<file path="flow/run.sh">
#!/bin/bash
# the make line also repeats each setting of config.mk as NAME=value (left out here)
make -C /OpenROAD-flow-scripts/flow DESIGN_CONFIG=/design/flow/config.mk WORK_HOME=/design/flow/orfs CLKGATE_MAP_FILE= finish
</file>
<file path="flow/config.mk">
export PLATFORM = sky130hd
export DESIGN_NAME = digital_loc
export DESIGN_NICKNAME = digital_loc
export VERILOG_FILES = /design/flow/design.v
export SDC_FILE = /design/flow/constraint.sdc
export NUM_CORES = 4
export LEC_CHECK = 0
export ABC_AREA = 1
export CAP_MARGIN = 0
export CORE_ASPECT_RATIO = 0.7
export CORE_MARGIN = 2
export CORE_UTILIZATION = 72
export CTS_CLUSTER_DIAMETER = 379
export CTS_CLUSTER_SIZE = 11
export HOLD_SLACK_MARGIN = 0.3
export PLACE_DENSITY = 0.4
export SETUP_SLACK_MARGIN = 0.89
export SLEW_MARGIN = 20
export TNS_END_PERCENT = 20
</file>
<file path="flow/constraint.sdc">
create_clock -name core_clock -period 2.96 [get_ports {clk}]
set_input_delay 0.5920 -clock core_clock [delete_from_list [all_inputs] [get_ports {clk}]]
set_output_delay 0.5920 -clock core_clock [all_outputs]
set_load 0.01 [all_outputs]
</file>
<file path="flow/design.v">
`timescale 1ns / 1ps
module D_flipflop(
    input D,
    input clk,
    input en,
    input reset,
	 output reg Q
    );
always @ (posedge clk or negedge reset)
if (!reset)
Q <= 1'b0;
else if (en)
Q <= D;
endmodule
`timescale 1ns / 1ps
module Debouncing(
    input In,
    input clk,
    input en,
	 input rst,
    output X
    );
	 wire temp1,temp2,temp3;
D_flipflop ONE(In,clk,en,rst,temp1),
			  TWO(temp1,clk,en,rst,temp2),
			  Three(temp2,clk,en,rst,temp3);
assign X= temp1 && temp2 && temp3 ;
endmodule
`timescale 1ns / 1ps
module Rising_Edge_Detector(
input LEVEL,
input clk,
input en,
input rst,
output Z
    );
reg [1:0] state, nextState;
parameter ONE=2'b00, ZERO=2'b01, EDGE=2'b10, X = 2'b11 ;
always @ (LEVEL or state)  begin
 case (state)
 ONE: if (LEVEL) nextState = ONE;
	else nextState = ZERO;
 ZERO: if (LEVEL) nextState = EDGE;
	else nextState = ZERO;
 EDGE: if (LEVEL) nextState = ONE;
	else nextState = ZERO;
 default:
	nextState = X;
 endcase
 end
always @ (posedge clk or negedge rst) begin
 if(!rst) state <= ZERO;
 else if (en) state <= nextState;
end
assign Z = (state == EDGE);
endmodule
`timescale 1ns / 1ps
module ClockDivider( clk, tick, rst);
	input clk,rst;
	output tick;
	reg out;
	integer i;
	assign tick = (i >= 3) && !out;
	always@(posedge clk or negedge rst) begin
		if(!rst) begin
			i <= 0;
			out <= 1'b0;
		end
		else begin
				if(i<3)
					i <= i+1;
				else begin
					out <= !out;
					i <= 0;
				end
			end
	end
endmodule
`timescale 1ns / 1ps
module UpCounter_SyncReset(clk, en, rst, Q);
input clk, en, rst;
output reg [1:0] Q;
always @ (posedge clk or negedge rst) begin
	if(!rst)
		Q<=2'b00;  
	else if (en) begin
		if(Q == 2'b11)
			Q<=2'b00;
		else
			Q<=Q+1'b1;
			end
end
endmodule
`timescale 1ns / 1ps
module dec(
	input [5:0] sec,
	input [3:0] min2,
	input [3:0] min1,
	input [3:0] H2,
	input [2:0] H1,
	input condition,
	input [3:0] Amin2,
	input [3:0] Amin1,
	input [3:0] AH2,
	input [1:0] AH1,
	input clk,
	input tick,
	input reset,
	output reg [6:0] out,
	output reg [3:0]selector
	);
	reg [6:0] out_min2;
	reg [6:0] out_min1;
	reg [6:0] out_H2;
	reg [6:0] out_H1;
	reg [6:0] out_Amin2;
	reg [6:0] out_Amin1;
	reg [6:0] out_AH2;
	reg [6:0] out_AH1;
always @ (*)
begin
	 case (min2)
			4'b0000: out_min2=7'b0000001;  
			4'b0001: out_min2=7'b1001111;  
			4'b0010: out_min2=7'b0010010;
			4'b0011: out_min2=7'b0000110; 
			4'b0100: out_min2=7'b1001100; 
			4'b0101: out_min2=7'b0100100;
			4'b0110: out_min2=7'b0100000;  
			4'b0111: out_min2=7'b0001111; 
			4'b1000: out_min2=7'b0000000; 
			4'b1001: out_min2=7'b0000100;
			4'b1010: out_min2=7'b0001000;  
			4'b1111: out_min2=7'b1101010;  
			default: out_min2=7'b1111111;  
		endcase
case (min1)
			4'b0000: out_min1=7'b0000001;  
			4'b0001: out_min1=7'b1001111;  
			4'b0010: out_min1=7'b0010010;
			4'b0011: out_min1=7'b0000110; 
			4'b0100: out_min1=7'b1001100; 
			4'b0101: out_min1=7'b0100100;
			4'b0110: out_min1=7'b0100000;  
			4'b0111: out_min1=7'b0001111; 
			4'b1000: out_min1=7'b0000000; 
			4'b1001: out_min1=7'b0000100;
			4'b1010: out_min1=7'b1110000;  
			4'b1111: out_min1=7'b0001000;  
			default: out_min1=7'b1111111;  
		endcase
		case (H2)
			4'b0000: out_H2=7'b0000001;  
			4'b0001: out_H2=7'b1001111;  
			4'b0010: out_H2=7'b0010010;
			4'b0011: out_H2=7'b0000110; 
			4'b0100: out_H2=7'b1001100; 
			4'b0101: out_H2=7'b0100100;
			4'b0110: out_H2=7'b0100000;  
			4'b0111: out_H2=7'b0001111; 
			4'b1000: out_H2=7'b0000000; 
			4'b1001: out_H2=7'b0000100; 
			4'b1010: out_H2=7'b0010000;  
			4'b1111: out_H2=7'b1110001;  
			default: out_H2=7'b1111111;  
		endcase
		case (H1)
			3'b000: out_H1=7'b0000001;  
			3'b001: out_H1=7'b1001111;  
			3'b010: out_H1=7'b0010010;
			3'b011: out_H1=7'b0100100;		 
			3'b111: out_H1=7'b0001000;		 
			default: out_H1=7'b1111111;  
		endcase
case (Amin2)
			4'b0000: out_Amin2=7'b0000001;  
			4'b0001: out_Amin2=7'b1001111;  
			4'b0010: out_Amin2=7'b0010010;
			4'b0011: out_Amin2=7'b0000110; 
			4'b0100: out_Amin2=7'b1001100; 
			4'b0101: out_Amin2=7'b0100100;
			4'b0110: out_Amin2=7'b0100000;  
			4'b0111: out_Amin2=7'b0001111; 
			4'b1000: out_Amin2=7'b0000000; 
			4'b1001: out_Amin2=7'b0000100;
			default: out_Amin2=7'b1111111;  
		endcase
case (Amin1)
			4'b0000: out_Amin1=7'b0000001;  
			4'b0001: out_Amin1=7'b1001111;  
			4'b0010: out_Amin1=7'b0010010;
			4'b0011: out_Amin1=7'b0000110; 
			4'b0100: out_Amin1=7'b1001100; 
			4'b0101: out_Amin1=7'b0100100;
			4'b0110: out_Amin1=7'b0100000;  
			4'b0111: out_Amin1=7'b0001111; 
			4'b1000: out_Amin1=7'b0000000; 
			4'b1001: out_Amin1=7'b0000100;
			default: out_Amin1=7'b1111111;  
		endcase
		case (AH2)
			4'b0000: out_AH2=7'b0000001;  
			4'b0001: out_AH2=7'b1001111;  
			4'b0010: out_AH2=7'b0010010;
			4'b0011: out_AH2=7'b0000110; 
			4'b0100: out_AH2=7'b1001100; 
			4'b0101: out_AH2=7'b0100100;
			4'b0110: out_AH2=7'b0100000;  
			4'b0111: out_AH2=7'b0001111; 
			4'b1000: out_AH2=7'b0000000; 
			4'b1001: out_AH2=7'b0000100; 
			default: out_AH2=7'b1111111;  
		endcase
		case (AH1)
			2'b00: out_AH1=7'b0000001;  
			2'b01: out_AH1=7'b1001111;  
			2'b10: out_AH1=7'b0010010;	
			default: out_AH1=7'b1111111;  
		endcase
end
wire [1:0] kk;
UpCounter_SyncReset clock_only(clk,tick,reset,kk);
always @(*)
if(condition==1'b1)
	case(kk) 
	2'b00:begin selector= 4'b1110; out=out_Amin2; end
	2'b01:begin selector= 4'b1101; out=out_Amin1; end
	2'b10:begin selector= 4'b1011; out=out_AH2; end
	2'b11:begin selector= 4'b0111; out=out_AH1; end
	endcase	
else
	case(kk) 
	2'b00:begin selector= 4'b1110; out=out_min2; end
	2'b01:begin selector= 4'b1101; out=out_min1; end
	2'b10:begin selector= 4'b1011; out=out_H2; end
	2'b11:begin selector= 4'b0111; out=out_H1; end
	endcase
endmodule
`timescale 1ns / 1ps
module clk1 (
	input clk,
	input rst,
	input clr,
	output rise,
	output reg out);
	integer i;
	assign rise = !clr && (i >= 5) && !out;
	always@(posedge clk or negedge rst) begin
		if(!rst) begin
			i <= 0;
			out <= 1'b0;
		end
		else if(clr) begin
			i <= 0;
			out <= 1'b0;
		end
		else begin
				if(i<5)
					i <= i+1;
				else begin
					out <= !out;
					i <= 0;
				end
			end
	end
endmodule
`timescale 1ns / 1ps
module clk2 (
	input clk,
	input rst,
	input clr,
	output rise,
	output reg out);
	integer i;
	assign rise = !clr && (i >= 799) && !out;
	always@(posedge clk or negedge rst) begin
		if(!rst) begin
			i <= 0;
			out <= 1'b0;
		end
		else if(clr) begin
			i <= 0;
			out <= 1'b0;
		end
		else begin
				if(i<799)
					i <= i+1;
				else begin
					out <= !out;
					i <= 0;
				end
			end
	end
endmodule
`timescale 1ns / 1ps
module clk3 (
	input clk,
	input rst,
	input clr,
	output rise,
	output reg out);
	integer i;
	assign rise = !clr && (i >= 24) && !out;
	always@(posedge clk or negedge rst) begin
		if(!rst) begin
			i <= 0;
			out <= 1'b0;
		end
		else if(clr) begin
			i <= 0;
			out <= 1'b0;
		end
		else begin
				if(i<24)
					i <= i+1;
				else begin
					out <= !out;
					i <= 0;
				end
			end
	end
endmodule
`timescale 1ns / 1ps
module I2s(
	 input CLK,
	 input rst,
	 input enable,
	 output S_CLK,
	 output LR_CLK,
	 output M_CLK,
	 output reg Sin
    );
wire [15:0] data= 16'b1101101101101110;
wire clk1,clk2,clk3;
wire rise1,rise2,rise3;
clk1  five_hundred_500KHz	 (CLK,rst,!enable,rise1,clk1);
clk2  four_4KHz			 	 (CLK,rst,!enable,rise2,clk2);
clk3 thirty_two_times_128KHz(CLK,rst,!enable,rise3,clk3);
assign M_CLK = clk1;
assign LR_CLK = clk2;
assign S_CLK = clk3;
integer i;
always @(posedge CLK or negedge rst)
begin
	if (!rst)
		begin
		i <=0;
		Sin <= 1'b0;
		end
	else if (!enable)
		begin
		i <=0;
		Sin <= 1'b0;
		end
	else if (rise3)
		begin
		Sin<=data[i[3:0]];
		i <= i+1;
		end
end
endmodule
`timescale 1ns / 1ps
module digital_loc(
    input key_a,
    input key_b,
    input key_c,
    input key_d,
    input reset,
	 input clk,
    output [6:0] postion_state,
	 output  [3:0] x,
	 output reg [1:0] Led2,
	 output  [3:0] selector,
	 output reg dot,
	 output S_CLK,
	 output LR_CLK,
	 output M_CLK,
	 output  Sin
    );
	  wire tick;
	 reg [3:0] min2; reg[3:0] min1; reg[2:0] H1; reg [3:0] H2;
	 reg [3:0] A_min2; reg [3:0] A_min1; reg [1:0] A_H1; reg [3:0] A_H2;
	 reg [5:0] sec;
	 ClockDivider twohundredHZ(clk, tick, reset);
	 wire tempa, tempb, tempc, tempd;
	 Debouncing a(key_a,clk,tick,reset,tempa),
					b(key_b,clk,tick,reset,tempb),
					c(key_c,clk,tick,reset,tempc),
					d(key_d,clk,tick,reset,tempd);
	 wire tempAA,tempBB,tempCC,tempDD;
	Rising_Edge_Detector		AA(tempa,clk,tick,reset,tempAA),
									BB(tempb,clk,tick,reset,tempBB),
									CC(tempc,clk,tick,reset,tempCC),
									DD(tempd,clk,tick,reset,tempDD);
integer interal_counter;
reg alarm_sound;
reg [20:0] old_value;
reg condition_alarm;
 reg [3:0] state, nextState;
parameter state_Clock=4'b0001        ,state_Adjust_min2= 4'b0010;
parameter state_Adjust_min1= 4'b0011 ,state_Adjust_H2= 4'b0100;
parameter state_Adjust_H1= 4'b0101   ,state_Adjust_Amin2= 4'b0110;
parameter state_Adjust_Amin1= 4'b0111,state_Adjust_AH2= 4'b1000;
parameter state_Adjust_AH1= 4'b1001  ,state_Pause=4'b1010;
parameter state_Stop_A= 4'b1011      , state_Adjust_X=4'b1111;
assign x = state;
always @(*)
	condition_alarm = (state == state_Adjust_Amin2) || (state == state_Adjust_Amin1) ||
	                  (state == state_Adjust_AH2)   || (state == state_Adjust_AH1);
always @ (*)
if(!tempAA && !tempBB   )
	nextState=state;
else
 case (state)
	state_Clock: begin if(tempAA) nextState = state_Adjust_min2;
	else if(tempBB) nextState =state_Pause;
	else  nextState = state_Clock; end
	state_Pause: begin if(tempBB) nextState=state_Clock;
	else nextState=state_Pause; end
	state_Adjust_min2: begin if(tempAA) nextState= state_Adjust_min1;
	else nextState= state_Clock; end
	state_Adjust_min1: begin if(tempAA) nextState= state_Adjust_H2;
	else nextState= state_Clock; end
	state_Adjust_H2: begin if(tempAA) nextState= state_Adjust_H1;
	else nextState= state_Clock; end
	state_Adjust_H1: begin if(tempAA) nextState= state_Adjust_Amin2;
	else nextState= state_Clock; end
	state_Adjust_Amin2: begin if(tempAA) nextState= state_Adjust_Amin1;
	else nextState= state_Clock; end
	state_Adjust_Amin1: begin if(tempAA) nextState= state_Adjust_AH2;
	else nextState= state_Clock; end
	state_Adjust_AH2:begin if(tempAA) nextState= state_Adjust_AH1;
	else nextState= state_Clock; end
	state_Adjust_AH1:begin if(tempAA) nextState= state_Adjust_min2;
	else nextState= state_Clock; end
 default: nextState = state_Adjust_X;
 endcase
always @ (posedge clk or negedge reset)
begin
	if(!reset)
		state <= state_Clock;
	else if(tick)
		state <= nextState;
end
always @(posedge clk or negedge reset)
	if(!reset )
			begin
				min2<=0;
				min1<=0;
				H1 <=0;
				H2 <=0;
				sec<=0;
				A_min2<=0;
				A_min1<=4'b0000;
				A_H1 <=0;
				A_H2 <=0;
				Led2<=2'b00;
				alarm_sound<=0;
				interal_counter<=0;
				dot<=0;
				old_value<=21'b0;
			end
else if(tick) begin
if(interal_counter<199)
					interal_counter<=interal_counter+1;
else begin
							interal_counter<=0;
							dot<=!dot;
if(state == state_Pause) begin min2<=min2; min1<=min1; H1<=H1; H2<=H2; dot<=0; end   
else if(Led2==2'b11)
							begin
							Led2<=2'b00; alarm_sound<=0; sec<=old_value[5:0];
							min2<=old_value[9:6]; min1<= old_value[13:10]; H2<= old_value[17:14]; H1<= old_value[20:18];
							old_value <=21'b000000000000000000000;
							end
else begin
							if(sec == 6'b111011)
								begin
								sec <= 6'b000000;
								if(min2==4'b1001)
									begin
									min2<=4'b0000;
									if(min1==4'b0101)
										begin
										min1<=4'b0000;
										if( (H1==3'b010) && (H2==4'b0011) )
											begin H1<=3'b000; H2<=4'b0000; end
										else if(H2==4'b1001)
											begin H2<=4'b0000; H1<=H1+1'b1; end
										else
											H2<=H2+1'b1;
										end
									else
										min1<=min1+1'b1;
									end
								else
									min2<=min2+1'b1;
								end
							else
								sec <= sec+1'b1;
							if( (H1==A_H1) && (H2==A_H2) && (min1==A_min1) && (min2==A_min2) && (sec==6'b000000))
								begin
								Led2<=2'b11; alarm_sound<=1;
								old_value <={H1,H2,min1,min2,(sec+1'b1)};
								min2<= 4'b1111; min1<= 4'b1111; H2<= 4'b1111; H1<= 3'b111;
								end
		end
		end
if((state != state_Clock) && (state != state_Pause))
		begin
		dot<=0;
		begin min2<=min2; min1<=min1; H1<=H1; H2<=H2; end
		 if((tempCC==1) && (state == state_Adjust_min2))
			if(min2==4'b1001)
					min2 <= 4'b0000;
			else	min2<=min2+1'b1;
	else if((tempCC==1) && (state == state_Adjust_min1))
			if(min1==4'b0101)
					min1 <= 4'b0000;
			else	min1<=min1+1'b1;
	else if((tempCC==1) && (state == state_Adjust_H2))
			if( H2==4'b1001)
					H2<=4'b0000;
			else
					H2<=H2+1'b1;
	else if((tempCC==1) && (state == state_Adjust_H1))
			if(H1==3'b010)
				H1<=3'b000;
			else	H1<=H1+1'b1;
	else if((tempCC==1) && (state == state_Adjust_Amin2))
			begin
			if(A_min2==4'b1001)
					A_min2 <= 4'b0000;
			else	A_min2<= A_min2+1'b1;
			end
	else if((tempCC==1) && (state == state_Adjust_Amin1))
			begin
			if(A_min1==4'b0101)
					A_min1 <= 4'b0000;
			else	A_min1<=A_min1+1'b1;
			end
	else if((tempCC==1) && (state == state_Adjust_AH2))
			begin
			if( A_H2==4'b1001)
					A_H2<=4'b0000;
			else
					A_H2<=A_H2+1'b1;
			end
	else if((tempCC==1) && (state == state_Adjust_AH1))
			begin
			if(A_H1==2'b10)
				A_H1<=2'b00;
			else	A_H1<=A_H1+1'b1;
			end
if((tempDD==1) && (state == state_Adjust_min2))
			if( min2==0)
					min2<= 4'b1001;
			else
					min2<=min2-1'b1;
	else if((tempDD==1) && (state == state_Adjust_min1))
			if(min1==0)
				min1 <= 4'b0101;
			else
				min1<=min1-1'b1;
	else if((tempDD==1) && (state == state_Adjust_H2))
			if( H2==0)
				H2<=4'b1001;
			else
				H2<=H2-1'b1;
	else if((tempDD==1) && (state == state_Adjust_H1))
			if (H1==0)
				H1 <= 3'b010;
			else
				H1 <= H1-1'b1;
	else if((tempDD==1) && (state == state_Adjust_Amin2))
			begin
			if( A_min2==0)
					A_min2<= 4'b1001;
			else
					A_min2<=A_min2-1'b1;
			end
	else if((tempDD==1) && (state == state_Adjust_Amin1))
			begin
			if(A_min1==0)
				A_min1 <= 4'b0101;
			else
				A_min1<=A_min1-1'b1;
			end
	else if((tempDD==1) && (state == state_Adjust_AH2))
			begin
			if( A_H2==0)
				A_H2<=4'b1001;
			else
				A_H2<=A_H2-1'b1;
			end
	else if((tempDD==1) && (state == state_Adjust_AH1))
			begin
			if (A_H1==0)
				A_H1 <= 2'b10;
			else
				A_H1 <= A_H1-1'b1;
			end
end
end
I2s sound(clk,reset,alarm_sound,S_CLK,LR_CLK,M_CLK,Sin);
dec print_satus(sec,min2,min1,H2,H1,condition_alarm,A_min2, A_min1, A_H2,A_H1,clk,tick,reset, postion_state,selector);
endmodule
</file>
==> run summary, run 1 <==
Physical implementation.

- The flow ran to the end, but the layout failed its checks.
- The reasons given for failing layout checks are negative setup slack.
- Of the total power, the clock network draws 0.464.
- The worst hold slack after final layout is approximately 0.47 ns.
- The standby leakage power is about 9.6 nW.
- Summed over all nets, wire length on met3 after detailed routing comes to 11.66 mm.
- The highest metal layer carrying signal wires in the routed design is met5.
- The floorplan has 47 rows.
- After the last flow step, the layout net total stands at between 2,000 and 3,000.
- The end point of the most critical hold path is old_value[13]$_DFFE_PN0P_.
- On the worst path, the slowest cell contributes a delay of approximately 0.47 ns.
- The number of distinct library cells after synthesis is roughly 50.
- Of all nets on the critical path, the largest fanout is 4.
- The basic-gate share of the synthesized area counting and, or, nand and nor cells is 0.3501.
- The fraction of the yosys area taken by sequential cells is 0.3693.
- For the combinational group, total power comes out at ~110 uW.
- The group with the largest share of power is sequential cells.
- The most frequent cell after synthesis is sky130_fd_sc_hd__nand2_1.
- Across the routed clock network, the largest skew measured is between 0.03 and 0.04 ns.
- Per the detail_route log, met2 wirelength is 28.23 mm.
- The synthesis log from Yosys contains 10 warnings.
- As logged by OpenROAD, the buffers inserted on ports number 27.
- The number of cells on the worst reg-to-reg path is 13.
- In the per-layer summary, the met1 wirelength comes to 23.74 mm.
- Power spread over the standard cell area amounts to roughly 320 nW/um^2.
- Of the available clock period, the critical path in the final layout requires 1.039.
- The switching component of the power is 1.582 mW.
- Before any placement, the netlist area is recorded as between 15,000 and 20,000 sq um.
- The CTS root buffer is sky130_fd_sc_hd__clkbuf_16.
- Per report_power, the Clock row totals approximately 3.2 mW.
- The global-route wire length before repair is about 90 mm.
- Listed in order, past its start point the critical path passes ha_4 -> nand2_1 -> inv_1 -> o21ai_1 -> nand3_1 -> nand4_1 -> o311ai_4 -> o31ai_4 -> buf_2.
- The top flip-flop cell by instance count after synthesis is sky130_fd_sc_hd__dfrtp_1.
- The fraction of the core area occupied by cells at floorplan is 0.7355.
- For this run, the script counts the antenna cells in the layout as 0.
- The die span in x is between 150 and 200 um.
- In this run, the synthesized area fraction spent on adder and majority cells is recorded as 0.05168.
- The summed negative setup slack over all endpoints is -0.3140 ns.
- The worst flop-to-flop path startpoint is twohundredHZ.i[28]$_DFF_PN0_.
- The number of cell instances after yosys synthesis is roughly 2,500.
- The leading area contributor after synthesis is sky130_fd_sc_hd__dfrtp_1.
- The core footprint is about 24,000 sq um.
- Of the total power, combinational logic draws 0.016.
- Clock-pin slew was measured on the worst setup and hold paths at around 0.080 ns.
- The chip area is between 20,000 and 30,000 sq um.
- The clock latency at the later pin of the worst-skew pair is ~0.58 ns.
- The H-tree depth is 1.
- The timing report attributes the biggest portion of critical-path delay to AND-OR/OR-AND gates.
- The boundary pin count is 28.
- The capture point of the worst register-to-register path is recorded as old_value[15]$_DFFE_PN0P_.
- The total vias in the final route is between 20,000 and 25,000.
- For reference, the mux area share after synthesis is 0.
- The initial antenna violation count was 0.
- In the post-route report, total wirelength is listed as about 70 mm.
- The synthesized-area fraction occupied by ao, oa, aoi and oai cells is 0.1008.
- OpenSTA lists the critical path endpoint as postion_state[1].
- Max-slew check failures listed in the final report amount to 0.
- At the pin with the least slew margin, the transition time is about 0.85 ns.
- The number of buffers between clock root and the deepest sink is 3.
- Averaged over all synthesized cells, the footprint is 6.882 sq um.
- The power report lists cell-internal power as about 5.2 mW.
- The critical path starts at H2[0]$_DFFE_PN0P_.
- The synthesis run shows the most used standard cells to be sky130_fd_sc_hd__nand2_1 (623), sky130_fd_sc_hd__nor2_1 (393), sky130_fd_sc_hd__inv_1 (290), sky130_fd_sc_hd__dfrtp_1 (252), sky130_fd_sc_hd__nand3_1 (170).
- The largest net degree at the start of global routing is 104.
- The non-filler instance count after layout is approximately 3,000.
- The violation count after the first detailed-routing iteration is between 4,000 and 5,000.
- The number of synthesized register bits is approximately 260.
- Clock tree synthesis inserted a total of 27 buffers.
- The headroom to the max-slew limit is 0.4314.
- The area fraction of the dominant cell type after synthesis is 0.3618.
- The data required time at the worst endpoint is between 2 and 2.5 ns.
- The final-report setup violation count is 4.
- The post-synth tally of flip-flops with integrated enable is 0.
- The post-detailed-route DRC marker count is 0.
- The final count of hold timing violations is 0.
- The sort of element at the start of the critical path is a flip-flop.
- The worst setup margin is -0.1149 ns.
- The critical setup path kind is flip-flop to output port.
- The per-cell via count in the routed design is around 7.1.
- The number of buffer and inverter stages on the critical path is 2.
- The worst hold path stage count is 2.
- Switching power as a fraction of the total was reported as 0.2331.
- The arrival time at the worst endpoint is between 2 and 2.5 ns.
- The main kind of combinational logic by area is simple AND/OR/NAND/NOR gates.
- For this run the detailed placement stage logged an HPWL of roughly 38 mm.
- The routed design shows a wire length per standard cell of 23.06 um.
- The total instance count after detailed placement is 2,869.
- The worst setup path is captured at an output port.
- The overall die height is 134.2 um.
- After synthesis, the share of flip-flops with an asynchronous set or reset is 1.000.
- Yosys attributes the largest share of cell area to sky130_fd_sc_hd__dfrtp_1 (36%), sky130_fd_sc_hd__nand2_1 (13%), sky130_fd_sc_hd__nor2_1 (8.5%).
- The number of global-route vias before repair is 17,840.
- STA lists the startpoint of the worst hold path as old_value[13]$_DFFE_PN0P_.
- Once detail routing completed, the nets flagged for antenna violations numbered 0.
- Setup repair after global routing could not meet its margin everywhere.
- The analysis reports a worst IR drop on VDD of roughly 0.46 mV.
- The highest attainable clock frequency is between 300 and 400 MHz.
- The total routing resource utilization after global routing is 0.4420.
- The count of tool warnings is 83.
- The number of maximum-capacitance constraint violations is 0.
- The cell count along the critical path is 9.
- The number of sinks handled by clock tree synthesis is 257.
- The smallest clock period supported by the final layout is computed as between 3 and 4 ns.
- The TritonCTS clock tree is done.
- After technology mapping, the gate count stands at between 2,000 and 3,000.
- For flop-to-flop paths, the worst setup slack is 0.32 ns.
- The number of detailed-routing iterations run before antenna repair is 17.
- For this design, the slowest cell found on the critical path is sky130_fd_sc_hd__dfrtp_2.
- The sequential group power is about 3.5 mW.
- After its last routability iteration, the placer logged a weighted congestion of 1.052.
- The sequential cell fraction of total power is 0.520.
- The total overflow reported by the global router is 0.
- The min-delay analysis places its worst path in the category flip-flop to flip-flop.
- The number of nets at floorplan is 2,611.
- The yosys stat chip area is 17,430 sq um.
- Per the synthesis report, the XOR/XNOR share of the synthesized area is 0.04723.
- Per the run report, area growth between synthesis and finish was 22.52%.
[metrics by stage]
stage / worst slack, ns / instance area, sq um / utilization / total power, mW
2_1_floorplan: 0.8674 / 17500 / - / 3.597
5_1_grt: -0.1230 / 21360 / 0.9012 / 6.873
6_report: -0.1149 / 21360 / 0.9012 / 6.788
3_5_place_dp: 0.1169 / 18340 / 0.7740 / 3.697
3_3_place_gp: 0.1587 / 18340 / 0.7740 / 3.693
4_1_cts: 0.04704 / 19910 / 0.8401 / 6.685
[per-layer routing]
layer  up-vias  track usage
li1       8557            -
met1      9550       0.6204
met2      2465       0.6610
met3       830       0.1321
met4         8       0.1413
met5         -            0
[area by class of cell]
| type | count | area, sq um |
|---|---|---|
| sequential | 257 | 6476 |
| multi-input combinational | 1915 | 10770 |
| timing repair buffer | 200 | 1805 |
| clock buffer | 37 | 713.2 |
| inverter | 297 | 1179 |
| fill | 1064 | 2342 |
| tap | 318 | 397.9 |
| clock inverter | 2 | 17.52 |
[what timing repair did]
action	CTS	global route
endpoints found under the setup margin	152	201
gates resized	166	321
cloned	2	0
hold buffers	1	0
setup buffers	60	55
pin swaps	33	118
hold endpoints to repair	93	0
==> run 2: changes to the inputs <==
ABC_AREA = unset   (was 1)
CAP_MARGIN = 20   (was 0)
CELL_PAD_IN_SITES_GLOBAL_PLACEMENT = 0   (was unset)
CORE_ASPECT_RATIO = unset   (was 0.7)
CORE_UTILIZATION = 65   (was 72)
CTS_CLUSTER_DIAMETER = 32   (was 379)
CTS_CLUSTER_SIZE = unset   (was 11)
GPL_TIMING_DRIVEN = 1   (was unset)
HOLD_SLACK_MARGIN = unset   (was 0.3)
MIN_ROUTING_LAYER = met1   (was unset)
PLACE_DENSITY = 0.6   (was 0.4)
SETUP_SLACK_MARGIN = unset   (was 0.89)
TNS_END_PERCENT = unset   (was 20)
clock period = 2.95 ns   (was 2.96 ns; I/O delays follow)
==> run summary, run 2 <==
Physical implementation.

- The routed design shows a via density per instance of roughly 6.1.
- The worst hold slack after final layout is between 0.4 and 0.5 ns.
- Nets still carrying antenna violations after routing amount to 0.
- The combinational logic power is between 90 and 100 uW.
- For this design, the sink count on the clock tree is between 200 and 300.
- In this build the clock could be raised as far as 330.3 MHz.
- The switching component of the power is ~2.1 mW.
- The critical setup path kind is flip-flop to output port.
- At the end of routability-driven placement, the weighted congestion stood at ~0.95.
- The area fraction in full adders, half adders and majority gates is 0.05630.
- The path type of the worst min-delay path is flip-flop to flip-flop.
- Walking the worst path, the cells encountered are ha_4 -> buf_6 -> xor2_1 -> and2_1 -> o21bai_1 -> a221o_1 -> o21ai_1 -> o21ai_1 -> buf_2.
- For the completed layout, the total cell area is recorded as 19,340 sq um.
- The number of synthesis warnings is 10.
- In the log, the iteration count for the first detailed-route pass is 6.
- Per the OpenROAD floorplan log, the area of the die is 25,890 sq um.
- The total routing resource utilization after global routing is 0.3185.
- In this run the vertical extent of the chip is roughly 160 um.
- The count of standard-cell rows is ~57.
- The count of input and output buffers is 27.
- The post-route clock period utilization is 1.026.
- The launch point of the critical path was reported as H2[0]$_DFFE_PN0P_.
- The clock network power consumption is ~6.2 mW.
- The number of global-route vias before repair is 13,850.
- The setup slack after placement is 0.01468 ns.
- Entering global routing, the biggest net connects around 89 pins.
- The fraction of synthesized area in multiplexers is 0.03268.
- The placed instance area is roughly 17,000 sq um.
- The clock latency at the later pin of the worst-skew pair is about 0.56 ns.
- The most numerous cell type found on the critical path is sky130_fd_sc_hd__o21ai_1.
- The share of synthesized area in the top cell type comes to 0.3941.
- The post-synthesis xor/xnor area fraction is 0.08648.
- Looking at the clock tree report, the root buffer type is sky130_fd_sc_hd__clkbuf_16.
- Per the final timing report, the hold violations number 0.
- Yosys attributes the largest share of cell area to sky130_fd_sc_hd__dfrtp_1 (39%), sky130_fd_sc_hd__ha_1 (5.6%), sky130_fd_sc_hd__nor2_1 (5.6%).
- The largest stage delay on the critical path is roughly 0.42 ns.
- The async set-reset flop share out of synthesis is 1.000.
- The count of tool warnings is around 80.
- The sequential group power is 3.55 mW.
- The worst register-to-register path has a depth of 10.
- The final report lists the setup-violating endpoint count as 3.
- IR analysis of the VDD net gives a maximum drop of ~0.57 mV.
- Once synthesis finished, the tally of register bits stood at 257.
- The number of buffers between clock root and the deepest sink is 3.
- The number of cell instances after yosys synthesis is 1,844.
- The share of the core area taken by cells at floorplan is 0.6599.
- The die is between 150 and 200 um wide.
- The H-tree depth is 2.
- Per the hold report, the tightest min-delay path originates at sound.four_4KHz.i[0]$_DFF_PN0_.
- A clean result was blocked by negative setup slack.
- The yosys stat chip area is around 16,000 sq um.
- Switching power as a fraction of the total was reported as 0.2154.
- The end point of the most critical hold path is sound.four_4KHz.i[0]$_DFF_PN0_.
- In the routed netlist, the antenna diode instances number 0.
- The violation count after the first detailed-routing iteration is 1,227.
- The final number of max-transition violations is 0.
- The TritonCTS clock tree is done.
- The overall routed net length is between 40 and 50 mm.
- Looking at area per cell type in the netlist, the leader is sky130_fd_sc_hd__dfrtp_1.
- The family of cells with the greatest summed delay on the critical path is AND-OR/OR-AND gates.
- The data required time at the worst endpoint is 2.36 ns.
- The post-detailed-route DRC marker count is 0.
- After routing, the total negative slack on setup checks comes to -0.09804 ns.
- During I/O placement, the number of pins put on the boundary was 28.
- Per the post-synthesis stats, the area per cell is 8.678 sq um.
- The end of the worst register-to-register path is H2[0]$_DFFE_PN0P_.
- Setup repair after global routing could not meet its margin everywhere.
- The power report lists cell-internal power as 7.738 mW.
- The initial antenna violation count came to 0.
- The share of total power dissipated in combinational logic is 0.010.
- STA classifies the critical path endpoint as an output port.
- Sorting the synthesis cell report by count puts at the top sky130_fd_sc_hd__dfrtp_1.
- The worst flop-to-flop path startpoint is H2[0]$_DFFE_PN0P_.
- The critical path contains buffers and inverters numbering 2 combined.
- The basic-gate share of the synthesized area counting and, or, nand and nor cells is 0.2361.
- The synthesized netlist cell count is 1,844.
- The headroom to the max-slew limit is 0.4204.
- The cell area after synthesis is roughly 16,000 sq um.
- The main kind of combinational logic by area is simple AND/OR/NAND/NOR gates.
- Of the synthesized area, sequential elements account for 0.4023.
- Relative to the synthesized area, the layout overhead comes to 20.86%.
- The first global-routing pass estimated between 60 and 70 mm of wire.
- The script logs the mean routed wire length per placed instance as 17.67 um.
- Summed over all cells, the static leakage comes to 8.321 nW.
- The number of nets at floorplan is 1,922.
- The flow ran to the end, but the layout failed its checks.
- After layout, the design draws a total of 9.862 mW.
- The final timing report derives a shortest allowable period of a little over 3 ns.
- The worst setup margin is -0.07717 ns.
- Along the worst hold path, the cell count comes to 1.
- STA classifies the critical path startpoint as a flip-flop.
- The number of placed instances, taps included, is ~2,200.
- The total CTS buffers is 53.
- After legalization and detailed placement, the total HPWL measured ~27 mm.
- The region available for standard cell placement spans ~24,000 sq um.
- The clock share of power is 0.630.
- The clock transition at the register clock pins on the worst setup and hold paths after CTS is roughly 0.05 ns.
- The tool flagged a number of max-cap violations equal to 0.
- The finished design was reported to have a net count of roughly 2,000.
- The maximum fanout along the worst path is 6.
- The synthesized-area fraction occupied by ao, oa, aoi and oai cells is 0.1429.
- Following the worst setup path forward leads to its endpoint at postion_state[1].
- Of the total power, registers draw 0.360.
- In this run the register-to-register setup slack is between 0.1 and 0.15 ns.
- In the final run the clock tree shows a worst skew of between 0.03 and 0.04 ns.
- All stages included, the depth of the critical timing path comes to 9.
- The non-filler instance count after layout is between 2,000 and 2,500.
- The total overflow reported by the global router is 0.
- After synthesis, the most frequently instantiated cells are sky130_fd_sc_hd__dfrtp_1 (252), sky130_fd_sc_hd__nor2_1 (238), sky130_fd_sc_hd__nand2_1 (185), sky130_fd_sc_hd__o21ai_0 (109), sky130_fd_sc_hd__a21oi_1 (89).
- Per the summary, power density relative to cell area is approximately 510 nW/um^2.
- Summing over every cut layer, the via total after detailed routing is approximately 14,000.
- Ranked by power, first place goes to the clock network.
- The OpenROAD report gives the critical path a data arrival time of ~2.4 ns.
- Post-synth the commonest register cell is sky130_fd_sc_hd__dfrtp_1.
- The cell at the slowest stage of the critical path is sky130_fd_sc_hd__dfrtp_1.
- Measured on the finished design, the core utilization comes to 0.7976.
- In this run, distinct cell masters in the synthesized netlist total between 80 and 90.
- The actual transition at the worst max-transition pin is between 0.8 and 0.9 ns.
- Counting flops with a built-in enable in the synthesized netlist gives 0.
==> run 2: cell type report <==
class | count | area [sq um]
inverter | 86 | 327.8
multi-input combinational | 1410 | 9107
sequential | 257 | 6450
clock buffer | 62 | 1420
clock inverter | 35 | 479.2
tap | 324 | 405.4
fill | 1624 | 4908
timing repair buffer | 136 | 1150
==> run 2: timing repair <==
action / CTS / global route
pin swaps: 10 / 7
endpoints found under the hold margin: 32 / 0
buffers inserted: 16 / 2
setup endpoints to repair: 7 / 7
resized: 80 / 34
hold buffers: 1 / 0
==> run 2: metal layers <==
| layer | share of wire | wire, um | vias to the layer above | global-route usage |
|---|---|---|---|---|
| li1 | - | - | 6700 | - |
| met1 | 0.43 | 17680 | 6912 | 0.4301 |
| met2 | 0.48 | 19610 | 471 | 0.5298 |
| met3 | 0.055 | 2256 | 95 | 0.04416 |
| met4 | 0.031 | 1275 | 0 | 0.1132 |
| met5 | 0 | 0 | - | 0 |
==> run 3: changes to the inputs <==
CELL_PAD_IN_SITES_DETAIL_PLACEMENT = 1   (was unset)
CELL_PAD_IN_SITES_GLOBAL_PLACEMENT = unset   (was 0)
CORE_MARGIN = 10   (was 2)
CORE_UTILIZATION = 46   (was 65)
CTS_CLUSTER_DIAMETER = unset   (was 32)
CTS_CLUSTER_SIZE = 84   (was unset)
HOLD_SLACK_MARGIN = -0.08   (was unset)
MIN_ROUTING_LAYER = unset   (was met1)
PLACE_DENSITY = unset   (was 0.6)
SLEW_MARGIN = 30   (was 20)
TNS_END_PERCENT = 55   (was unset)
clock period = 10.0 ns   (was 2.95 ns; I/O delays follow)
==> run summary, run 3 <==
Physical implementation.

- The flow ran to the end and the layout has no timing, DRC or antenna violations.
- The core utilization of the finished layout is 0.5134.
- The sort of element at the start of the critical path is a flip-flop.
- The clock tree has to reach 257 sinks.
- At the floorplan stage, the core utilization is reported as 0.4644.
- By count the netlist is led by sky130_fd_sc_hd__dfrtp_1 (252), sky130_fd_sc_hd__nor2_1 (238), sky130_fd_sc_hd__nand2_1 (185), sky130_fd_sc_hd__o21ai_0 (109), sky130_fd_sc_hd__a21oi_1 (89).
- The core footprint is around 34,000 sq um.
- The async set-reset flop share out of synthesis is 1.000.
- The overall die size recorded for this design is 42,650 sq um.
- The count of tool warnings is 80.
- The post-detailed-route DRC marker count is 0.
- The final count of hold timing violations is 0.
- The critical path goes through inv_1 -> ha_1 -> or3_1 -> a21oi_1 -> o21ai_0 -> a32o_1 -> o21ai_0 -> clkdlybuf4s50_1.
- The OpenROAD report gives the critical path a required time of approximately 8.0 ns.
- The final layout contains routed wiring with a total length of 43.43 mm.
- Per the detail_route report, routed wire per instance is 18.87 um.
- Synthesis produced a netlist whose cell count is roughly 1,800.
- For this run, the register share of the synthesized area comes to 0.4023.
- The analysis reports a worst IR drop on VDD of approximately 0.14 mV.
- For this design, Yosys synthesis ends with a cell count of between 1,500 and 2,000.
- The post-synth count of flops with an enable pin is 0.
- The worst hold path belongs to the class flip-flop to flip-flop.
- Power attributed to sequential cells is approximately 1.1 mW.
- Port buffering added 27 buffers.
- The met2 usage is 0.3441.
- Summed over all combinational cells, the power is about 26 uW.
- The leading area contributor after synthesis is sky130_fd_sc_hd__dfrtp_1.
- The area fraction of the largest cell type after synthesis is 0.3941.
- The end point of the most critical hold path is twohundredHZ.i[0]$_DFF_PN0_.
- The arrival time at the worst endpoint is ~3.3 ns.
- The time the final worst path needs with I/O delays and setup is between 5 and 6 ns.
- The total CTS buffers is 31.
- The placed instance area is 16,590 sq um.
- Yosys instantiated no cell more often than sky130_fd_sc_hd__dfrtp_1.
- The summed negative setup slack over all endpoints is 0 ns.
- The group with the largest share of power is the clock network.
- The cell count along the critical path is 8.
- Setup repair after global routing left no endpoint under its margin.
- For reference, the mux area share after synthesis is 0.03268.
- The worst-case reg-to-reg path depth is 6.
- Post-CTS repair changed the size of 0 cells.
- Looking at the reg2reg group, the worst path ends at old_value[19]$_DFFE_PN0P_.
- Power spread over the standard cell area amounts to between 100 and 150 nW/um^2.
- Leaving out buffers and inverters, the combinational logic in the layout accounts for about 8900 sq um.
- In this run the most used layer during global routing was met2.
- The routed layout has 13,550 vias.
- In this run, the synthesized area fraction spent on AND-OR/OR-AND gates is recorded as 0.1429.
- TritonCTS built the clock tree.
- The hold path startpoint is twohundredHZ.i[0]$_DFF_PN0_.
- Using the TritonRoute via totals, the vias-per-cell ratio works out to ~6.
- The filler cell count is approximately 4,000.
- The violation count after the first detailed-routing iteration is ~700.
- Sorting the synthesized cells by area gives the leading types as sky130_fd_sc_hd__dfrtp_1 (39%), sky130_fd_sc_hd__ha_1 (5.6%), sky130_fd_sc_hd__nor2_1 (5.6%).
- The H-tree depth is 1.
- Per the timing report, the most critical flop-to-flop path originates at H1[2]$_DFFE_PN0P_.
- For met1 alone, demand over resource in global routing was 0.2676.
- The largest stage delay on the critical path is a little under 0.6 ns.
- The type of element capturing the critical path is an output port.
- Per the post-route antenna check, the number of violating nets is 0.
- The number of nets in the layout is between 1,500 and 2,000.
- The setup path with the least slack is of type flip-flop to output port.
- The number of nets at floorplan is ~1,900.
- Clock-pin slew was measured on the worst setup and hold paths at around 0.070 ns.
- The minimum setup slack among reg-to-reg paths is 6.31 ns.
- The basic-gate share of the synthesized area counting and, or, nand and nor cells is 0.2361.
- The die is 206.5 um wide.
- The number of maximum-capacitance constraint violations is 0.
- According to the floorplan report, the die height is just over 200 um.
- The number of synthesis warnings is 10.
- The power report lists the clock group at between 1 and 1.5 mW.
- In this run the worst setup path begins at H1[0]$_DFFE_PN0P_.
- The number of buffers between clock root and the deepest sink is 3.
- 28 I/O pins were placed.
- For this run, the script counts the antenna cells in the layout as 0.
- The synthesized area divided by synthesized cell count is ~8.7 sq um.
- The root buffer cell chosen for the clock tree is sky130_fd_sc_hd__clkbuf_16.
- The clock share of power is 0.529.
- The initial antenna violation count is 0.
- The sequential cell fraction of total power is 0.459.
- met3 track demand over resource after global routing is 0.02555.
- The total overflow reported by the global router is 0.
- The final-report setup violation count is 0.
- The total routing resource utilization after global routing is 0.2041.
- The actual transition at the worst max-transition pin is approximately 0.96 ns.
- The synthesized design contains 257 register bits.
- The main kind of combinational logic by area is simple AND/OR/NAND/NOR gates.
- The slowest stage of the critical path is the sky130_fd_sc_hd__clkdlybuf4s50_1 cell.
- The relative area change from synthesis to final layout is 10.56%.
- The clock latency at the later pin of the worst-skew pair is a little under 0.6 ns.
- The number of detailed-routing iterations run before antenna repair is 5.
- For this run, the chip area from Yosys synthesis comes to between 15,000 and 20,000 sq um.
- The standby leakage power is between 7 and 8 nW.
- The routability congestion estimate from global placement is 0.9582.
- The number of setup buffers added after CTS is 0.
- The end of the critical path is postion_state[5].
- The top flip-flop cell by instance count after synthesis is sky130_fd_sc_hd__dfrtp_1.
- The flow reports an fmax of roughly 190 MHz.
- The synthesized netlist contains 84 unique library cells.
- The first global-routing pass estimated 72.87 mm of wire.
- The area fraction in full adders, half adders and majority gates is 0.05630.
- The post-route clock skew is around 0.014 ns.
- The cell area after synthesis is around 16,000 sq um.
- The number of global-route vias before repair is 14,190.
- The power report attributes to the combinational group a share of 0.011.
- The final number of max-transition violations is 0.
- The count of standard-cell rows is ~68.
- The number of buffer and inverter stages on the critical path is 2.
- The power report lists cell-internal power as 1.779 mW.
- The cell area after layout is approximately 18,000 sq um.
- Registers take about 6400 sq um.
- The maximum fanout along the worst path is 9.
- Per the synthesis report, the XOR/XNOR share of the synthesized area is 0.08648.
- The half-perimeter wire length after placement is ~30 mm.
- In the finished design, the share of the clock period the worst path needs comes to 0.5330.
- The cell family contributing the most delay on the critical path is buffers and inverters.
- The cell type with the highest occurrence count on the critical path is sky130_fd_sc_hd__o21ai_0.
- Of the total power, the share spent switching nets is 0.2182.
- The switching component of the power is a little under 500 uW.
- The worst hold path stage count is 1.
- The headroom to the max-slew limit is 0.3619.
- The number of buffers inserted by hold repair at cts is 0.
- Entering global routing, the biggest net connects approximately 150 pins.
[run 3: routing by layer]
layer,part of all wire,vias up
li1,-,6417
met1,0.46,6870
met2,0.48,192
met3,0.031,70
met4,0.023,0
met5,0,-
[run 3: metrics by stage]
step	instances	hold slack [ns]	setup WS (ns)	total power, mW
2_1_floorplan	1844	0.4546	6.079	1.066
3_3_place_gp	2244	0.4769	5.412	1.091
3_5_place_dp	2244	0.4852	5.342	1.092
4_1_cts	2302	0.4929	4.698	2.306
5_1_grt	2302	0.5176	4.507	2.360
6_report	2302	0.4879	4.670	2.276
[run 3: area by class of cell]
class	count	area share
clock buffer	41	0.05050
timing repair buffer	36	0.02009
clock inverter	17	0.01188
tap	455	0.03218
sequential	257	0.3639
multi-input combinational	1410	0.5032
inverter	86	0.01825
==> run 4: changes to the inputs <==
CAP_MARGIN = 40   (was 20)
CELL_PAD_IN_SITES_DETAIL_PLACEMENT = unset   (was 1)
CELL_PAD_IN_SITES_GLOBAL_PLACEMENT = 0   (was unset)
CORE_MARGIN = 2   (was 10)
CORE_UTILIZATION = 72   (was 46)
CTS_CLUSTER_DIAMETER = 32   (was unset)
CTS_CLUSTER_SIZE = unset   (was 84)
HOLD_SLACK_MARGIN = unset   (was -0.08)
MIN_ROUTING_LAYER = met1   (was unset)
PLACE_DENSITY_LB_ADDON = 0.27   (was unset)
SETUP_SLACK_MARGIN = 0.34   (was unset)
SLEW_MARGIN = 20   (was 30)
TNS_END_PERCENT = unset   (was 55)
clock period = 2.95 ns   (was 10.0 ns; I/O delays follow)
==> run summary, run 4 <==
Physical implementation.

- The arrival time at the worst endpoint is roughly 2.6 ns.
- Across all layers, the routed design uses 15,740 vias.
- According to the floorplan log, the row count is approximately 54.
- In the final timing run, aggregate negative setup slack is -0.8019 ns.
- The filler cells instantiated in the layout total ~900.
- The maximum fanout along the worst path is 4.
- The cell type with the highest occurrence count on the critical path is sky130_fd_sc_hd__o21ai_1.
- For reference, the critical path cell chain is buf_6 -> inv_6 -> ha_1 -> nor2_1 -> a21oi_1 -> o21bai_1 -> a221o_1 -> o21ai_1 -> o21ai_1 -> buf_2.
- The synthesized netlist was found by Yosys to have about 1,800 cells.
- Pins over their slew limit in the final report were tallied at 0.
- The power report attributes to the sequential group a share of 0.384.
- The minimum setup slack among reg-to-reg paths is -0.11 ns.
- The number of buffers between clock root and the deepest sink is 3.
- The end of the critical path is postion_state[1].
- The clock transition at the register clock pins on the worst setup and hold paths after CTS is 0.05 ns.
- The tool flagged a number of max-cap violations equal to 0.
- The worst setup margin is -0.2323 ns.
- The largest net degree at the start of global routing is ~72.
- The synthesized instance count is about 1,800.
- Setup repair after global routing could not meet its margin everywhere.
- Of the total synthesized cell area, the portion taken by XOR and XNOR cells is 0.08648.
- The final-report setup violation count is 6.
- Before antenna repair, the detailed router went through 12 iterations.
- The overall die height is approximately 150 um.
- Yosys mapped the design onto 84 distinct sky130hd cell types.
- The routed wirelength normalized by instance count is approximately 22 um.
- The flow ran to the end, but the layout failed its checks.
- The headroom to the max-slew limit is 0.5354.
- At the pin with the least slew margin, the transition time is slightly below 0.7 ns.
- The total area inside the core boundary comes to ~22,000 sq um.
- The count of buffers added on input and output ports is 27.
- The area fraction of the dominant cell type after synthesis is 0.3941.
- The multi-input combinational cells in the finished layout cover a total of around 9400 sq um.
- The path type of the worst min-delay path is input port to async pin.
- The critical path endpoint has a required time of 2.36 ns.
- The async set-reset flop share out of synthesis is 1.000.
- The clock latency at the later pin of the worst-skew pair is 0.56 ns.
- The violation tally recorded at the end of detailed-routing iteration 0 is 2,192.
- The largest total area in the synthesized netlist belongs to sky130_fd_sc_hd__dfrtp_1.
- The worst setup path is launched from a flip-flop.
- Grouping stages by cell kind, the critical path spends the most delay in AND-OR/OR-AND gates.
- The cell area after synthesis is 16,000 sq um.
- The launch point of the worst register-to-register path is recorded as state[1]$_DFFE_PN0P_.
- The basic-gate share of the synthesized area counting and, or, nand and nor cells is 0.2361.
- The first global-routing pass estimated about 76 mm of wire.
- After synthesis, the share of cell area in mux cells is 0.03268.
- VDD sags by at most slightly below 0.8 mV.
- The power report attributes to the clock group a share of 0.604.
- Once layout is complete, the utilization of the core stands at 0.8966.
- Per the summary, power density relative to cell area is 471.5 nW/um^2.
- The power report lists the sequential group at 3.55 mW.
- The synthesized area divided by synthesized cell count is between 8 and 9 sq um.
- The net switching fraction of the power is 0.2292.
- Of the total power, combinational logic draws 0.011.
- The post-detailed-route DRC marker count is 0.
- The sequential cell area in the final layout is ~6500 sq um.
- The CTS report gives the tree buffer count as 45.
- The setup slack after placement is approximately 0.03 ns.
- Post-route period utilization is reported as 1.079.
- The relative area change from synthesis to final layout is 22.28%.
- The cell at the slowest stage of the critical path is sky130_fd_sc_hd__dfrtp_2.
- In this run, the synthesized area fraction spent on adder and majority cells is recorded as 0.05630.
- The top flip-flop cell by instance count after synthesis is sky130_fd_sc_hd__dfrtp_1.
- In this run the number of cells on the critical path is 10.
- The initial utilization of the core area, before any placement, comes to 0.7332.
- The report lists the violated layout checks as negative setup slack.
- The antenna diode count is 0.
- The clock network power consumption is between 5 and 6 mW.
- The standby leakage power is ~8.4 nW.
- The number of antenna-violating nets in the routed design is 0.
- The number of sinks handled by clock tree synthesis is 257.
- The startpoint of the worst setup timing path is H2[0]$_DFFE_PN0P_.
- The boundary pin count is 28.
- Per the timing report, the achievable frequency comes out to about 310 MHz.
- The end of the worst register-to-register path is H1[1]$_DFFE_PN0P_.
- The post-synth tally of flip-flops with integrated enable is 0.
- Looking at the clock tree report, the H-tree level count equals 2.
- The group with the largest share of power is the clock network.
- Across all stage logs, warnings added up to 78.
- The floorplan step set the die width to between 150 and 200 um.
- For this run, the register share of the synthesized area comes to 0.4023.
- The total overflow left after global routing is 0.
- The routability congestion estimate from global placement is between 1 and 1.5.
- The number of placed instances, taps included, is about 2,200.
- The cell-internal power is a little over 7 mW.
- The yosys stat chip area is approximately 16,000 sq um.
- The half-perimeter wire length after placement is 27.15 mm.
- The total routing resource utilization after global routing is 0.3918.
- STA classifies the critical path endpoint as an output port.
- By area the synthesized netlist is led by sky130_fd_sc_hd__dfrtp_1 (39%), sky130_fd_sc_hd__ha_1 (5.6%), sky130_fd_sc_hd__nor2_1 (5.6%).
- Counting instances in the post-synthesis netlist gives the leading cell types as sky130_fd_sc_hd__dfrtp_1 (252), sky130_fd_sc_hd__nor2_1 (238), sky130_fd_sc_hd__nand2_1 (185), sky130_fd_sc_hd__o21ai_0 (109), sky130_fd_sc_hd__a21oi_1 (89).
- The initial antenna violation count is 1.
- The final layout contains approximately 2,000 nets.
- The number of synthesized register bits is 257.
- The non-filler instance count after layout is around 2,300.
- The chip occupies about 23,000 sq um.
- The time the final worst path needs with I/O delays and setup is ~3.2 ns.
- TritonCTS built the clock tree.
- The per-cell via count in the routed design is 6.920.
- The number of global-route vias before repair is about 15,000.
- The worst-case reg-to-reg path depth is 7.
- In the synthesized netlist, the dominant kind of combinational cell is simple AND/OR/NAND/NOR gates.
- The overall routed net length is 50.15 mm.
- For this run, the number of Yosys warnings is 10.
- Per the post-synthesis report, the nets total 1,922.
- In the post-synthesis netlist, the cell with the most instances is sky130_fd_sc_hd__dfrtp_1.
- The post-route clock skew is 0.02680 ns.
- The switching component of the power was reported as ~2.1 mW.
- For reference, the most critical setup path is categorized as flip-flop to output port.
- Counting endpoints that fail hold in the final report gives 0.
- The largest stage delay on the critical path is roughly 0.44 ns.
- The number of buffer and inverter stages on the critical path is 3.
- Looking at the clock tree report, the root buffer type is sky130_fd_sc_hd__clkbuf_16.
- The combinational logic power is about 100 uW.
- Per the synthesis report, the AND-OR/OR-AND share of the synthesized area is 0.1429.
## run 4: per-layer routing
layer | up-vias | share of wire | global-route usage | wire length (um)
met4 | 2 | 0.064 | 0.1728 | 3230
met2 | 1174 | 0.47 | 0.6416 | 23360
met1 | 7495 | 0.37 | 0.5103 | 18320
met3 | 347 | 0.10 | 0.07684 | 5222
met5 | - | 0.00016 | 0 | 8
li1 | 6725 | - | - | -
## run 4: layout make-up
| class | count | area share |
|---|---|---|
| multi-input cells | 1410 | 0.4802 |
| repair buffers | 158 | 0.07162 |
| clock buffers | 52 | 0.06196 |
| clock inverters | 32 | 0.02155 |
| well taps | 280 | 0.01790 |
| inverters | 86 | 0.01701 |
| flip-flops and latches | 257 | 0.3298 |
## run 4: stage by stage
stage               hold WS, ns  cell area, sq um  total power [mW]
finish                 0.007567             19570             9.226
global route            0.05964             19570             9.409
CTS                     0.03306             19260             9.187
detailed placement       0.4885             17020             3.709
global placement         0.4730             17020             3.706
floorplan                0.2944             16000             3.613
## run 4: repair_timing
item,in CTS,in global routing
gates resized,149,67
hold buffers,0,0
pin swaps,26,16
setup buffers,31,8
setup endpoints to repair,27,71
cloned,1,0
==> run 5: changes to the inputs <==
CAP_MARGIN = 0   (was 40)
CELL_PAD_IN_SITES_DETAIL_PLACEMENT = 1   (was unset)
CELL_PAD_IN_SITES_GLOBAL_PLACEMENT = 1   (was 0)
CORE_ASPECT_RATIO = 0.84   (was unset)
CORE_UTILIZATION = 40   (was 72)
GPL_ROUTABILITY_DRIVEN = 1   (was unset)
MAX_ROUTING_LAYER = met5   (was unset)
PLACE_DENSITY_LB_ADDON = 0.06   (was 0.27)
SETUP_SLACK_MARGIN = unset   (was 0.34)
TNS_END_PERCENT = 75   (was unset)
clock period = 6.81 ns   (was 2.95 ns; I/O delays follow)
==> run summary, run 5 <==
Physical implementation.

- The run finished with no timing, DRC or antenna violations.
- The TritonCTS clock tree is done.
- The overall power is 4.898 mW.
- The switching component of the power is slightly above 1 mW.
- The violation count after the first detailed-routing iteration is between 700 and 800.
- The slowest stage of the critical path belongs to the cell sky130_fd_sc_hd__a222oi_1.
- The power report attributes to the sequential group a share of 0.314.
- During placement, the flow inserted port buffers numbering 27.
- The cell-internal power is around 3.9 mW.
- Buffers added to address setup during post-CTS repair amount to 0.
- Power spread over the standard cell area amounts to ~260 nW/um^2.
- The time the final worst path needs with I/O delays and setup is between 4 and 5 ns.
- The data required time at the worst endpoint is approximately 5.5 ns.
- The number of global-route vias before repair is about 14,000.
- The yosys stat chip area is ~16,000 sq um.
- The relative area change from synthesis to final layout is 18.94%.
- The clock share of power is 0.678.
- Dividing the final minimum period by the clock period gives 0.7045.
- The end of the worst register-to-register path is old_value[1]$_DFFE_PN0P_.
- The most frequent cell after synthesis is sky130_fd_sc_hd__dfrtp_1.
- The type of element capturing the critical path is an output port.
- The largest net degree at the start of global routing is between 100 and 150.
- The fraction of the core area occupied by cells at floorplan is 0.4036.
- The final count of hold timing violations is 0.
- The CTS root buffer is sky130_fd_sc_hd__clkbuf_16.
- Across all checked pins, the minimum headroom to the slew limit is 0.3367.
- From left edge to right edge, the die measures roughly 220 um.
- Per the finish-stage timing summary, setup violations number 0.
- The clock transition at the register clock pins on the worst setup and hold paths after CTS is about 0.05 ns.
- The arrival time at the worst endpoint is about 3.4 ns.
- The end point of the most critical hold path is sound.four_4KHz.i[0]$_DFF_PN0_.
- The power share of the combinational group is 0.008.
- The number of nets at floorplan is between 1,500 and 2,000.
- The launch point of the critical path was reported as H1[0]$_DFFE_PN0P_.
- The maximum fanout along the worst path is 9.
- The post-detailed-route DRC marker count is 0.
- The final number of max-transition violations is 0.
- For this run, the detailed router's first-pass iteration total came to 7.
- Buffers inserted to repair hold after CTS numbered 0.
- In this run, synthesis inferred 0 flip-flops with an integrated enable.
- Setup total negative slack on the finished layout was measured at 0 ns.
- The commonest register cell is sky130_fd_sc_hd__dfrtp_1.
- The number of sinks handled by clock tree synthesis is ~260.
- The total routing resource utilization after global routing is 0.2203.
- The minimum setup slack among reg-to-reg paths is about 3.2 ns.
- Global routing finished with a remaining overflow of 0.
- Per report_power, the top consumer among the power groups is the clock network.
- Sequential power for this build is 1.54 mW.
- STA lists the startpoint of the worst hold path as sound.four_4KHz.i[0]$_DFF_PN0_.
- In the hold timing report, the worst path depth is 1.
- The sequential cell area in the final layout is 6437 sq um.
- The synthesis report lists the most area-consuming cells as sky130_fd_sc_hd__dfrtp_1 (39%), sky130_fd_sc_hd__ha_1 (5.6%), sky130_fd_sc_hd__nor2_1 (5.6%).
- In this run the count of I/O pins placed on the die edge is 28.
- The cell area that synthesis handed to floorplanning was around 16,000 sq um.
- The largest voltage drop on the vdd net is 0.2286 mV.
- The highest attainable clock frequency is 208.4 MHz.
- Setup repair after global routing left no endpoint under its margin.
- The chip area is 41,630 sq um.
- The worst-case reg-to-reg path depth is 8.
- The number of synthesis warnings is 10.
- The signal on the critical path passes through inv_1 -> ha_1 -> nor2b_1 -> o22ai_1 -> a222oi_1 -> mux4_2 -> inv_1 -> clkdlybuf4s50_1.
- The clock network power consumption is 3.32 mW.
- The biggest area contributor in the post-synthesis netlist is sky130_fd_sc_hd__dfrtp_1.
- Note that the worst hold path type here is flip-flop to flip-flop.
- The synthesized area divided by synthesized cell count is 8.678 sq um.
- After the last flow step, the layout net total stands at 1,930.
- The fraction of the yosys area taken by sequential cells is 0.4023.
- The synthesized instance count is approximately 1,800.
- Of the total synthesized cell area, the portion taken by XOR and XNOR cells is 0.08648.
- The worst hold slack after final layout is a little under 0.5 ns.
- Synthesis inferred ~260 register bits.
- The cell resize tally after clock tree synthesis is 0.
- The number of antenna-violating nets in the routed design is 0.
- The end of the critical path is postion_state[0].
- Per the run summary, max-cap violations total 0.
- The timing report gives the biggest stage delay along the critical path as about 0.48 ns.
- Dividing the detail-routed via count by the number of cells gives 5.603.
- The combinational logic power is around 39 uW.
- The routability congestion estimate from global placement is roughly 0.87.
- For reference, the top logic cell family by area is simple AND/OR/NAND/NOR gates.
- Per the OpenROAD floorplan log, the height of the die is roughly 190 um.
- In the synthesized netlist, the cells that appear most often are sky130_fd_sc_hd__dfrtp_1 (252), sky130_fd_sc_hd__nor2_1 (238), sky130_fd_sc_hd__nand2_1 (185), sky130_fd_sc_hd__o21ai_0 (109), sky130_fd_sc_hd__a21oi_1 (89).
- The filler cell count is ~4,600.
- The clock arrives with between 0.04 and 0.05 ns of skew.
- The number of distinct library cells after synthesis is approximately 84.
- Together, buffers and inverters on the worst path number 3.
- For reference, the mux area share after synthesis is 0.03268.
- The global-route wire length before repair is approximately 75 mm.
- The actual transition at the worst max-transition pin is roughly 1 ns.
- The total vias in the final route is about 14,000.
- The clock latency at the later pin of the worst-skew pair is 0.62 ns.
- Per the detailed-route log, wirelength across all metal layers totals 44.89 mm.
- Per STA, the worst path accumulates the most delay in the family buffers and inverters.
- The worst flop-to-flop path startpoint is interal_counter[0]$_DFFE_PN0P_.
- The antenna diode count is 0.
- In this run, the synthesized area fraction spent on AND-OR/OR-AND gates is recorded as 0.1429.
- Of the total power, the share spent switching nets is 0.2074.
- For this design the static power due to leakage is between 7 and 8 nW.
- The most numerous cell type found on the critical path is sky130_fd_sc_hd__inv_1.
- The tool warning count for the run is roughly 78.
- The worst setup path is of the flip-flop to output port kind.
- The number of buffers between clock root and the deepest sink is 3.
- The floorplan has ~67 rows.
- The cell-mix breakdown from Yosys lists the simple-gate area share as 0.2361.
- The core footprint is 39,650 sq um.
- The sort of element at the start of the critical path is a flip-flop.
- The H-tree depth is 2.
- The number of cell instances after yosys synthesis is roughly 1,800.
- Buffers inserted during clock tree synthesis total about 60.
- The half-perimeter wire length after placement is approximately 31 mm.
- Yosys reported that registers with async set or reset make up 1.000.
- The area fraction in full adders, half adders and majority gates is 0.05630.
- In this run the number of cells on the critical path is 8.
- The area fraction of the largest cell type after synthesis is 0.3941.
- The total area of multi-input combinational cells is 8914 sq um.
- The initial antenna violation count was 0.
- Per the detail_route report, routed wire per instance is 18.54 um.
[run 5: layout make-up]
class | instances | share of cell area
Tap cell | 517 | 0.03399
Multi-Input combinational cell | 1410 | 0.4683
Inverter | 86 | 0.01696
Timing Repair Buffer | 37 | 0.01907
Clock inverter | 44 | 0.03833
Clock buffer | 70 | 0.08507
Sequential cell | 257 | 0.3382
[run 5: metal layers]
| metal | routed length [um] | global-route usage | vias to the layer above | share of wire |
|---|---|---|---|---|
| li1 | - | - | 6514 | - |
| met1 | 22550 | 0.3154 | 6812 | 0.50 |
| met2 | 19950 | 0.3421 | 181 | 0.44 |
| met3 | 1566 | 0.03597 | 59 | 0.035 |
| met4 | 824 | 0.06601 | 0 | 0.018 |
| met5 | 0 | 0 | - | 0 |
[run 5: stage by stage]
step,worst slack (ns),cells,cell area [sq um],utilization
after floorplan,3.527,1844,16000,-
after global placement,2.783,2307,16670,0.4205
after detailed placement,2.710,2307,16670,0.4205
after CTS,2.054,2421,19020,0.4798
after global routing,1.841,2421,19030,0.4800
final,2.012,2421,19030,0.4800
Power is estimated from default activity; no workload was simulated.
